==> v33 <==
==> flow/design.v <==
module ALU (A, B, ALU_Sel, ALU_Out, Carryout, Overflow);
parameter ADD  = 0;
parameter SUB  = 1;
parameter MUL_HIGH = 2;
parameter MUL_LOW = 3;
input [31:0] A;
input [31:0] B;
input [3:0] ALU_Sel;
output [31:0] ALU_Out;
output Carryout;
output Overflow;
reg[31:0] ALU_32Result;
reg[63:0] ALU_64Result;
always @(*)
begin
    ALU_32Result = 32'h00000000;
    ALU_64Result = 64'h0000000000000000;
    case(ALU_Sel)
        ADD:        ALU_32Result = A + B;
        SUB:        ALU_32Result = A - B;
        MUL_HIGH:	ALU_64Result = A * B;
        MUL_LOW:	ALU_64Result = A * B;
        default:
        begin
            ALU_32Result = 32'h00000000;
            ALU_64Result = 64'h0000000000000000;
        end
    endcase
end
assign ALU_Out = (ALU_Sel == MUL_LOW)? ALU_64Result[31:0]: (ALU_Sel == MUL_HIGH)? ALU_64Result[63:32]:ALU_32Result[31:0];
assign Carryout = 1'b0;
assign Overflow = 1'b0;
endmodule
module alu_top (
    input             clk,
    input      [31:0] A,
    input      [31:0] B,
    input      [3:0]  ALU_Sel,
    output reg [31:0] ALU_Out,
    output reg        Carryout,
    output reg        Overflow
);
reg [31:0] a_q, b_q;
reg [3:0]  sel_q;
wire [31:0] out_d;
wire        carry_d, ovf_d;
ALU u_alu (
    .A(a_q), .B(b_q), .ALU_Sel(sel_q),
    .ALU_Out(out_d), .Carryout(carry_d), .Overflow(ovf_d)
);
always @(posedge clk) begin
    a_q      <= A;
    b_q      <= B;
    sel_q    <= ALU_Sel;
    ALU_Out  <= out_d;
    Carryout <= carry_d;
    Overflow <= ovf_d;
end
endmodule
==> flow/run.sh <==
#!/bin/bash
# the make line also repeats each setting of config.mk as NAME=value (left out here)
make -C /OpenROAD-flow-scripts/flow DESIGN_CONFIG=/design/flow/config.mk WORK_HOME=/design/flow/orfs CLKGATE_MAP_FILE= finish
==> flow/config.mk <==
export PLATFORM = sky130hd
export DESIGN_NAME = alu_top
export DESIGN_NICKNAME = alu_top
export VERILOG_FILES = /design/flow/design.v
export SDC_FILE = /design/flow/constraint.sdc
export NUM_CORES = 4
export LEC_CHECK = 0
export CAP_MARGIN = 10
export CELL_PAD_IN_SITES_GLOBAL_PLACEMENT = 3
export CORE_MARGIN = 2
export CORE_UTILIZATION = 40
export CTS_CLUSTER_SIZE = 24
export HOLD_SLACK_MARGIN = 0.02
export MAX_ROUTING_LAYER = met4
export SLEW_MARGIN = 20
export TNS_END_PERCENT = 10
==> flow/constraint.sdc <==
create_clock -name core_clock -period 8.07 [get_ports {clk}]
set_input_delay 1.6140 -clock core_clock [delete_from_list [all_inputs] [get_ports {clk}]]
set_output_delay 1.6140 -clock core_clock [all_outputs]
set_load 0.01 [all_outputs]
==> v38: changes against v33 <==
CAP_MARGIN = 20   (was 10)
CELL_PAD_IN_SITES_GLOBAL_PLACEMENT = unset   (was 3)
CORE_UTILIZATION = 72   (was 40)
CTS_CLUSTER_SIZE = unset   (was 24)
HOLD_SLACK_MARGIN = unset   (was 0.02)
MAX_ROUTING_LAYER = unset   (was met4)
PLACE_DENSITY = 0.65   (was unset)
TNS_END_PERCENT = unset   (was 10)
==> flow/constraint.sdc (replaced) <==
create_clock -name core_clock -period 6.23 [get_ports {clk}]
set_input_delay 1.2460 -clock core_clock [delete_from_list [all_inputs] [get_ports {clk}]]
set_output_delay 1.2460 -clock core_clock [all_outputs]
set_load 0.01 [all_outputs]
==> v3: changes against v33 <==
CAP_MARGIN = 20   (was 10)
CELL_PAD_IN_SITES_GLOBAL_PLACEMENT = unset   (was 3)
CORE_UTILIZATION = 72   (was 40)
CTS_CLUSTER_DIAMETER = 308   (was unset)
CTS_CLUSTER_SIZE = 100   (was 24)
HOLD_SLACK_MARGIN = unset   (was 0.02)
MAX_ROUTING_LAYER = unset   (was met4)
TNS_END_PERCENT = 5   (was 10)
==> flow/constraint.sdc (replaced) <==
create_clock -name core_clock -period 6.12 [get_ports {clk}]
set_input_delay 1.2240 -clock core_clock [delete_from_list [all_inputs] [get_ports {clk}]]
set_output_delay 1.2240 -clock core_clock [all_outputs]
set_load 0.01 [all_outputs]
==> summary of the runs <==
The highest setup slack belongs to v33, the lowest to v38.
The highest hold slack belongs to v3, the lowest to v33.
In area after synthesis, v38 and v33 do not differ.
v38 produced a layout that fails on negative setup slack. v33 finished with timing, DRC and antenna clean. v3 ran to the end with violations: negative setup slack.
Against v3, the fmax of v33 is smaller by about 4%.
The lowest global-route usage belongs to v33, the highest to v38.
The lowest clock skew belongs to v33, the highest to v38.
Register-to-register slack: v3 is higher than v38 (40 ps).
Cell count: v33 > v38 > v3.

==> run a <==
Starts from the design.v that is shown in full above.
Settings: LEC_CHECK=0, CAP_MARGIN=20, CORE_MARGIN=2, CORE_UTILIZATION=58, SETUP_SLACK_MARGIN=1.87, SLEW_MARGIN=20; clock period 6.39 ns.
run.sh (not shown) runs the stock make flow with config.mk's settings and CLKGATE_MAP_FILE=.
==> run b (differences from run a) <==
- CORE_UTILIZATION: 58 -> 33
- SETUP_SLACK_MARGIN: 1.87 -> not set
==> flow/constraint.sdc (replaced) <==
create_clock -name core_clock -period 8.62 [get_ports {clk}]
set_input_delay 1.7240 -clock core_clock [delete_from_list [all_inputs] [get_ports {clk}]]
set_output_delay 1.7240 -clock core_clock [all_outputs]
set_load 0.01 [all_outputs]
==> run c (differences from run a) <==
- CORE_UTILIZATION: 58 -> 40
- SETUP_SLACK_MARGIN: 1.87 -> 1.26
==> flow/constraint.sdc (replaced) <==
create_clock -name core_clock -period 8.62 [get_ports {clk}]
set_input_delay 1.7240 -clock core_clock [delete_from_list [all_inputs] [get_ports {clk}]]
set_output_delay 1.7240 -clock core_clock [all_outputs]
set_load 0.01 [all_outputs]
==> run d (differences from run a) <==
- CORE_UTILIZATION: 58 -> 72
- CTS_CLUSTER_SIZE: not set -> 50
- PLACE_DENSITY: not set -> 0.64
- SETUP_SLACK_MARGIN: 1.87 -> 1.99
==> flow/constraint.sdc (replaced) <==
create_clock -name core_clock -period 6.73 [get_ports {clk}]
set_input_delay 1.3460 -clock core_clock [delete_from_list [all_inputs] [get_ports {clk}]]
set_output_delay 1.3460 -clock core_clock [all_outputs]
set_load 0.01 [all_outputs]
==> impl_metrics.csv <==
group,metric,value,unit
drt,drt_iter0_drc,2144,
status,status,"no timing/DRC/antenna violations",
placement,dpl.hpwl,92100,um
min_path,min_to,"ALU_Out[25]$_DFF_P_",
drt,wirelength_met1,49100,um
die,floorplan.core_util,40.3,%
placement,gp_congestion,0.926,
critical_path,worstReg2RegStart,"a_q[10]$_DFF_P_",
critical_path,max_stage_delay,0.55,ns
timing,final.min_clock_period,7.60,ns
timing,relSlewSlack,39.5,%
critical_path,cp_max_fo,6,
critical_path,rr_worst_depth,27,
[end of results for run c]
==> impl_metrics.csv <==
group,metric,value,unit
critical_path,worstReg2RegStart,"a_q[16]$_DFF_P_",
timing,worst_slack,-0.841,ns
timing,relSlewSlack,40.4,%
status,status,"finished with violations",
drt,wirelength_met1,42100,um
drt,drt_iter0_drc,2996,
status,check-failures,"negative setup slack",
min_path,min_to,"ALU_Out[25]$_DFF_P_",
critical_path,cp_max_fo,13,
placement,gp_congestion,1.02,
die,floorplan.core_util,72.9,%
placement,dpl.hpwl,96900,um
timing,final-setup-viol-count,32,
die,taps,688,
global_routing,use_met2,72.4,%
timing,final.min_clock_period,7.57,ns
critical_path,rr_worst_depth,28,
[end of results for run d]
==> impl_metrics.csv <==
group,metric,value,unit
critical_path,cp_max_fo,10,
drt,drt_iter0_drc,2258,
die,floorplan.core_util,58.5,%
critical_path,worstReg2RegStart,"a_q[16]$_DFF_P_",
timing,final.min_clock_period,7.41,ns
status,status,"finished with violations",
placement,gp_congestion,0.972,
status,check-failures,"negative setup slack",
timing,final-setup-viol-count,32,
drt,wirelength_met1,49000,um
timing,worst_slack,-1.02,ns
critical_path,max_stage_delay,0.59,ns
timing,relSlewSlack,39.9,%
[end of results for run a]
==> impl_metrics.csv <==
group,metric,value,unit
yosys,synthesis.instances,4257,
critical_path,cp_max_fo,17,
critical_path,rr_worst_depth,21,
status,status,"no timing/DRC/antenna violations",
drt,wirelength_met1,49200,um
placement,gp_congestion,0.920,
yosys,async_flop_share,0,%
die,floorplan.core_util,33.4,%
placement,dpl.hpwl,92700,um
timing,relSlewSlack,25.9,%
drt,wl_met3,6550,um
min_path,min_to,"ALU_Out[27]$_DFF_P_",
timing,max_freq,119,MHz
critical_path,worstReg2RegStart,"a_q[13]$_DFF_P_",
drt,drt_iter0_drc,1939,
[end of results for run b]

==> v10 <==
// alu_top: RTL as listed in full above, without the edits since
==> flow/config.mk <==
export PLATFORM = sky130hd
export DESIGN_NAME = alu_top
export DESIGN_NICKNAME = alu_top
export VERILOG_FILES = /design/flow/design.v
export SDC_FILE = /design/flow/constraint.sdc
export NUM_CORES = 4
export LEC_CHECK = 0
export CAP_MARGIN = 15
export CORE_ASPECT_RATIO = 0.54
export CORE_MARGIN = 2
export CORE_UTILIZATION = 72
export GPL_ROUTABILITY_DRIVEN = 1
export HOLD_SLACK_MARGIN = -0.04
export MIN_ROUTING_LAYER = met1
export PLACE_DENSITY = 0.64
export SETUP_SLACK_MARGIN = 1.68
export SLEW_MARGIN = 20
export TNS_END_PERCENT = 75
==> flow/constraint.sdc <==
create_clock -name core_clock -period 6.67 [get_ports {clk}]
set_input_delay 1.3340 -clock core_clock [delete_from_list [all_inputs] [get_ports {clk}]]
set_output_delay 1.3340 -clock core_clock [all_outputs]
set_load 0.01 [all_outputs]
==> v5 (differences from v10) <==
CAP_MARGIN = 10   (was 15)
CORE_ASPECT_RATIO = default   (was 0.54)
CTS_CLUSTER_SIZE = 50   (was default)
GPL_ROUTABILITY_DRIVEN = default   (was 1)
HOLD_SLACK_MARGIN = -0.08   (was -0.04)
MIN_ROUTING_LAYER = default   (was met1)
SETUP_SLACK_MARGIN = 1.99   (was 1.68)
TNS_END_PERCENT = default   (was 75)
==> flow/constraint.sdc (replaced) <==
create_clock -name core_clock -period 6.73 [get_ports {clk}]
set_input_delay 1.3460 -clock core_clock [delete_from_list [all_inputs] [get_ports {clk}]]
set_output_delay 1.3460 -clock core_clock [all_outputs]
set_load 0.01 [all_outputs]
==> v20 (differences from v10) <==
CORE_ASPECT_RATIO = 1.03   (was 0.54)
CTS_CLUSTER_SIZE = 51   (was default)
SETUP_SLACK_MARGIN = 1.75   (was 1.68)
==> v8 (differences from v10) <==
CORE_ASPECT_RATIO = 1.03   (was 0.54)
CTS_CLUSTER_SIZE = 50   (was default)
SETUP_SLACK_MARGIN = -0.21   (was 1.68)
==> comparison table <==
| metric | v5 | v20 | v8 | v10 |
|---|---|---|---|---|
| Run status | failed layout checks | failed layout checks | failed layout checks | failed layout checks |
| Reasons for failing layout checks | setup timing | setup timing | setup timing | setup timing |
| Global routing's busiest layer | met2 | met2 | met2 | met1 |
| Data required, critical path | 7.01 ns | 6.94 ns | 6.98 ns | 6.93 ns |
| Die width | 235 microns | 231 microns | 231 microns | 318 microns |
| Placed cell areas | 44000 sq um | 44100 sq um | 43800 sq um | 44300 sq um |
| Via density per instance | 6.12 | 6.29 | 6.34 | 6.08 |
| Non-clock buffering overhead in the final layout | 13.8% | 13.8% | 13.5% | 13.8% |
| Min-Delay Endpoint | ALU_Out[25]$_DFF_P_ | ALU_Out[28]$_DFF_P_ | ALU_Out[0]$_DFF_P_ | ALU_Out[25]$_DFF_P_ |
| Final Worst Setup Slack | -0.841 ns | -1.10 ns | -1.31 ns | -0.874 ns |
| Bufs and invs on worst path | 9 | 7 | 3 | 9 |
| Headroom to the max-slew limit | 40.4% | 39.6% | 38.3% | 33.5% |
| Transition time at the pin with the least slew margin | 0.894 ns | 0.906 ns | 0.926 ns | 0.998 ns |
| Clock transition at path regs | 0.12 ns | 0.09 ns | 0.09 ns | 0.10 ns |
| Number of placement rows | 84 | 85 | 85 | 62 |
